Setup of v43:
Design aoc_solver_top, start of the top module:
module aoc_solver_top #(
    parameter WIDTH    = 32,
    parameter HEIGHT   = 32,
    parameter LOG_SIZE = 10
) (
    input         clear,
    input         clock,
    input  [31:0] reg_wdata,
    input         reg_write_strobe,
    input  [3:0]  reg_addr,
    output [31:0] reg_rdata
);
    localparam LATENCY = WIDTH + 5;
    localparam CELLS   = WIDTH * HEIGHT;
    localparam [2:0] S_START    = 3'd0;
    localparam [2:0] S_LOAD     = 3'd1;
    localparam [2:0] S_PROCESS  = 3'd2;
    localparam [2:0] S_CHECK    = 3'd3;
    localparam [2:0] S_FINISHED = 3'd4;
    reg  [LOG_SIZE-1:0] ram_write_addr;
    wire ram_write_en = reg_write_strobe & (reg_addr == 4'd3);
    wire start        = reg_write_strobe & (reg_addr == 4'd0) & reg_wdata[0];
    always @(posedge clock)
        if (clear)
            ram_write_addr <= {LOG_SIZE{1'b0}};
        else if (reg_write_strobe & (reg_addr == 4'd2))
            ram_write_addr <= reg_wdata[LOG_SIZE-1:0];
    reg [2:0]          state;
    reg [LOG_SIZE-1:0] x_count, y_count, read_addr;
    reg [15:0]         total_removed;
    reg                has_changed;
    wire in_load      = (state == S_LOAD);
    wire in_process   = (state == S_PROCESS);
    wire enable_shift = in_load | in_process;
    reg mem [0:(1<<LOG_SIZE)-1];
    reg rd_q0, rd_q1, rd_q2;
    always @(posedge clock)
  ...
Settings: LEC_CHECK=0, ABC_AREA=1, CAP_MARGIN=20, CELL_PAD_IN_SITES_GLOBAL_PLACEMENT=0, CORE_ASPECT_RATIO=1.53, CORE_MARGIN=8, CORE_UTILIZATION=43, CTS_CLUSTER_SIZE=31, GPL_ROUTABILITY_DRIVEN=0, HOLD_SLACK_MARGIN=0.16, MAX_ROUTING_LAYER=met5, PLACE_DENSITY_LB_ADDON=0.08, SETUP_SLACK_MARGIN=1.11, SLEW_MARGIN=30, TNS_END_PERCENT=65; clock period 4.93 ns.
run.sh (not shown) runs the stock make flow with config.mk's settings and CLKGATE_MAP_FILE=.
Every stage of the flow completed for v43, and the final layout passed the timing, DRC and antenna checks.
diff inputs: v43 => v37
- a deleted CTS_CLUSTER_SIZE that had been 31
- a deleted TNS_END_PERCENT that had been 65
- an added CELL_PAD_IN_SITES_DETAIL_PLACEMENT of 0
- a change of CORE_UTILIZATION from 43 to 67
- a deleted SETUP_SLACK_MARGIN that had been 1.11
- a deleted PLACE_DENSITY_LB_ADDON that had been 0.08
- a deleted CELL_PAD_IN_SITES_GLOBAL_PLACEMENT that had been 0
- an added PLACE_DENSITY of 0.61
- a deleted CORE_ASPECT_RATIO that had been 1.53
- a deleted ABC_AREA that had been 1
- a deleted MAX_ROUTING_LAYER that had been met5
- a change of HOLD_SLACK_MARGIN from 0.16 to 0.09
- a change of CORE_MARGIN from 8 to 2
- a deleted GPL_ROUTABILITY_DRIVEN that had been 0
- a change of the clock period (ns, I/O delays scaled along) from 4.93 to 3.2
==> comparison <==
- Delta (v37 minus v43): relative area change from synthesis to final layout picked up an extra 1.6 points, total design power increased by 19 mW relative to the old numbers.
- Taking v43 as the reference point, the count of clock-buffer cells in the layout of v37 falls by about 7%.
- v37 reports its classification of the worst-slack hold path as primary input to register while v43 reports register to register.
- Going from v43 to v37, final-layout non-clock buffer area share grows by 2.1 points.
- Between v43 and v37, the flow reports synthesized cell count decreasing by more than a quarter.
- Xor/xnor share of the synthesized area is lower on v43
- Part of the power in combinational logic: v37 vs v43 down 0.3 points
- Setup slack: v37 less than v43
- The lower routed wire length on met2 of v43 and v37 is in v37.
- Comparing v43 and v37, total global routing track utilization is lower on v43.
- v37 finished every stage; the final checks, however, were not passed, the failures being setup timing.
Here is what was changed in the inputs of v34 compared with v37.
- removing PLACE_DENSITY (formerly 0.61)
- removing HOLD_SLACK_MARGIN (formerly 0.09)
- changing CORE_UTILIZATION from 67 to 40
- removing CELL_PAD_IN_SITES_DETAIL_PLACEMENT (formerly 0)
- changing SLEW_MARGIN from 30 to 20
- changing the clock period (ns, I/O delays scaled along) from 3.2 to 4.0
## What came out
v34 finished every step from synthesis to the final layout, and the layout passed the timing, DRC and antenna checks. Completing all stages was not enough for v37: its layout failed the final checks because of setup timing. Comparing v34 and v37, the higher area growth from synthesis to final layout is on v34. Total non-filler cell area in the finished layout in v34 is 1.0% above v37. Hold buffer count at cts came out exactly the same in v34 and v37. v34 vs v37 on effective utilization at floorplan: v34 is the lower one. Summary of v34 over v37: global-route wire length before repair increased 1100 um, utilization decreased 30 points. v37 ended up with neighbours_count[2] as its capture point of the worst path; v34 ended up with rd_q0. Going from v37 to v34, the critical path data arrival time was found to have gone up by 0.08 ns.
Input-level comparison between v7 and v34:
- putting CTS_CLUSTER_SIZE at 33 where nothing was set
- putting SETUP_SLACK_MARGIN at 0.67 where nothing was set
- swapping 40 for 70 in CORE_UTILIZATION
- swapping 4.0 for 2.89 in the clock period (ns, I/O delays scaled along)
==> results <==
v7 leaves less setup margin than v34.
Total placed instance area essentially unchanged between v34 and v7.
Changes observed in v7 relative to v34: cell depth of the worst min-delay path rose 1; maximum frequency fell about 0.6%; hold slack fell 0.24 ns; post-cts repair resize count rose 607.
v7 finished every stage; the final checks, however, were not passed, the failures being setup timing.
Changes in v3 relative to v7:
- SETUP_SLACK_MARGIN: 0.67 -> unset
- CORE_UTILIZATION: 70 -> 55
- CTS_CLUSTER_SIZE: 33 -> 97
- the clock period (ns, I/O delays scaled along): 2.89 -> 4.59
Findings:
v3 closes out successfully: all stages finished, all timing, DRC and antenna checks passed. From v7 to v3 the numbers moved as follows: insertion delay at the late pin of the worst-skew pair saw a decrease, routed length on met1 saw an increase, total sequential power saw a decrease, die boundary width saw an increase. Compared with v7, v3 shows a higher number of rows created at floorplan. On v3: worst slack after detailed placement is 1.64 ns higher than what v7 gave. Looking at worst min-delay path category, the primary input to register result is from v7; the register to register one comes from v3. The overall fraction of global-route tracks in use number comes out lower for v3 vs v7. v3 consumes less power than v7 does. | switching fraction of total power | lower: v3 |. Going from v7 to v3, combinational cell fraction of total power decreased by 0.3 points relative to the old numbers; data required time at the worst endpoint shows an increase of 1.69 ns. A critical-path cell with the highest stage delay of sky130_fd_sc_hd__or4_1 is what v3 shows, while sky130_fd_sc_hd__or4_4 belongs to v7. Looking at launch point of the critical path, the cur_y_pipe[35][7] result is from v3; the cur_x_pipe[35][7] one comes from v7.
Power and IR drop assume default switching activity.
